Setup of try-violet:
Design mul, start of the top module:
module mul(
    input  wire        clk,
    input  wire        rst,
    input  wire [63:0] lm,
    input  wire [63:0] rm,
    input  wire [1:0]  Data_type,
    output reg  [19:0] mul_out
);
For scale: about 150 I/O pins, roughly 46,000 µm² of cells after synthesis.
make LEC_CHECK=0 CAP_MARGIN=20 CELL_PAD_IN_SITES_DETAIL_PLACEMENT=0 CELL_PAD_IN_SITES_GLOBAL_PLACEMENT=2 CORE_ASPECT_RATIO=0.59 CORE_MARGIN=2 CORE_UTILIZATION=48 CTS_CLUSTER_DIAMETER=297 GPL_ROUTABILITY_DRIVEN=1 MAX_ROUTING_LAYER=met5 PLACE_DENSITY_LB_ADDON=0.14 SETUP_SLACK_MARGIN=1.44 SLEW_MARGIN=30 TNS_END_PERCENT=15 finish   # period 6.69 ns
run.sh (not shown) runs the stock make flow with config.mk's settings and CLKGATE_MAP_FILE=.
Input-level comparison between try-yarrow and try-violet:
# try-violet
export LEC_CHECK = 0
export CAP_MARGIN = 20
export CELL_PAD_IN_SITES_DETAIL_PLACEMENT = 0
export CELL_PAD_IN_SITES_GLOBAL_PLACEMENT = 2
export CORE_ASPECT_RATIO = 0.59
export CORE_MARGIN = 2
export CORE_UTILIZATION = 48
export CTS_CLUSTER_DIAMETER = 297
export GPL_ROUTABILITY_DRIVEN = 1
export MAX_ROUTING_LAYER = met5
export PLACE_DENSITY_LB_ADDON = 0.14
export SETUP_SLACK_MARGIN = 1.44
export SLEW_MARGIN = 30
export TNS_END_PERCENT = 15
create_clock -name core_clock -period 6.69 [get_ports {clk}]
# try-yarrow
export LEC_CHECK = 0
export CAP_MARGIN = 20
export CORE_MARGIN = 2
export CORE_UTILIZATION = 65
export SLEW_MARGIN = 20
create_clock -name core_clock -period 5.26 [get_ports {clk}]
--- outcome ---
Changes observed in try-yarrow relative to try-violet: first-pass GRT wire length held, clock latency on the worst-skew pair held, power per cell area went up 35%.
try-yarrow vs try-violet — total of plain and repair buffers excluding clock buffers climbed by more than 100%
Compared to try-violet, the routing of try-yarrow uses more wire.
The higher net switching share of the total power came out of try-violet.
Re global-route met1 utilization: try-violet was lower than try-yarrow.
Finished, but not clean: try-yarrow, with setup timing.
Reported for try-violet and try-yarrow, residual overflow from global routing turned out identical to the last digit.
Lower summed negative setup slack over all endpoints goes to try-yarrow over try-violet.
try-violet reports its critical-path cell with the highest stage delay as sky130_fd_sc_hd__or4_4 while try-yarrow reports sky130_fd_sc_hd__fa_1.
Compared to try-violet, try-yarrow has met2 wirelength from detailed routing about 18% higher.
Re total instance count after detailed placement: try-violet was lower than try-yarrow.
> inputs changed (try-yarrow -> try-sierra)
# try-yarrow
export LEC_CHECK = 0
export CAP_MARGIN = 20
export CORE_MARGIN = 2
export CORE_UTILIZATION = 65
export SLEW_MARGIN = 20
create_clock -name core_clock -period 5.26 [get_ports {clk}]
# try-sierra
export LEC_CHECK = 0
export CAP_MARGIN = 20
export CORE_MARGIN = 2
export CORE_UTILIZATION = 65
export CTS_CLUSTER_DIAMETER = 245
export CTS_CLUSTER_SIZE = 95
export SLEW_MARGIN = 20
create_clock -name core_clock -period 6.5 [get_ports {clk}]
Results
The flow did not stop early for try-sierra: all stages ran, and the layout cleared the timing, design-rule and antenna checks. Clock share of power: try-sierra > try-yarrow. try-yarrow → try-sierra: post-CTS setup-driven buffer insertion count lower, setup slack now larger, sequential power went down.
## Diff of input files: try-amber against try-sierra
# try-sierra
export LEC_CHECK = 0
export CAP_MARGIN = 20
export CORE_MARGIN = 2
export CORE_UTILIZATION = 65
export CTS_CLUSTER_DIAMETER = 245
export CTS_CLUSTER_SIZE = 95
export SLEW_MARGIN = 20
create_clock -name core_clock -period 6.5 [get_ports {clk}]
# try-amber
export LEC_CHECK = 0
export CAP_MARGIN = 20
export CORE_ASPECT_RATIO = 0.5
export CORE_MARGIN = 7
export CORE_UTILIZATION = 60
export CTS_CLUSTER_DIAMETER = 293
export CTS_CLUSTER_SIZE = 99
export HOLD_SLACK_MARGIN = -0.09
export PLACE_DENSITY = 0.76
export SLEW_MARGIN = 20
export TNS_END_PERCENT = 20
create_clock -name core_clock -period 6.5 [get_ports {clk}]
--- outcome ---
Total combinational power: try-sierra vs try-amber — no meaningful difference
try-amber reports its critical path capture point as pp_reg[1][13]$_SDFF_PP0_ while try-sierra reports pp_reg[2][3]$_SDFF_PP0_.
Per the comparison of try-amber with try-sierra, area of the die up 12,000 µm², logic gate share of total power rose 0.2 points, cell count grew by 0.64%.
Compared with try-sierra, in try-amber total wirelength of the detailed-routed design grew by about 3%, multi-input gate share of total cell area moved up.
try-amber does worse than try-sierra on maximum frequency.
Against try-sierra, try-amber reports a share of total power in sequential cells that is lower.
Changes in try-quartz relative to try-amber:
# try-amber
export LEC_CHECK = 0
export CAP_MARGIN = 20
export CORE_ASPECT_RATIO = 0.5
export CORE_MARGIN = 7
export CORE_UTILIZATION = 60
export CTS_CLUSTER_DIAMETER = 293
export CTS_CLUSTER_SIZE = 99
export HOLD_SLACK_MARGIN = -0.09
export PLACE_DENSITY = 0.76
export SLEW_MARGIN = 20
export TNS_END_PERCENT = 20
create_clock -name core_clock -period 6.5 [get_ports {clk}]
# try-quartz
export LEC_CHECK = 0
export CAP_MARGIN = 20
export CELL_PAD_IN_SITES_DETAIL_PLACEMENT = 2
export CELL_PAD_IN_SITES_GLOBAL_PLACEMENT = 1
export CORE_MARGIN = 4
export CORE_UTILIZATION = 26
export GPL_ROUTABILITY_DRIVEN = 0
export HOLD_SLACK_MARGIN = 0.16
export MAX_ROUTING_LAYER = met4
export PLACE_DENSITY = 0.66
export SETUP_SLACK_MARGIN = 1.17
export SLEW_MARGIN = 20
export TNS_END_PERCENT = 5
create_clock -name core_clock -period 6.5 [get_ports {clk}]
--- outcome ---
- Of try-amber and try-quartz, only try-amber finishes the flow clean.
- In try-quartz the implementation completed, yet the final layout does not meet the checks, the culprit being setup timing.
- From try-amber to try-quartz the numbers moved as follows: die size increased by 120% relative to the old numbers, per-cell via count in the routed design decreased by 0.24 relative to the old numbers.
- In the metrics for try-amber and try-quartz, the one carrying the lower number of non-clock buffers in the layout is try-amber.
- Relative to try-amber, ratio of final minimum period to clock period has gone up in try-quartz.
- try-quartz vs try-amber: height of the chip up by more than 100%
- try-quartz vs. try-amber: longest individual stage delay on the worst path went up by 0.19 ns.
- [try-quartz vs try-amber] post-layout minimum cycle time: higher in try-quartz
Power is estimated from default activity; no workload was simulated.
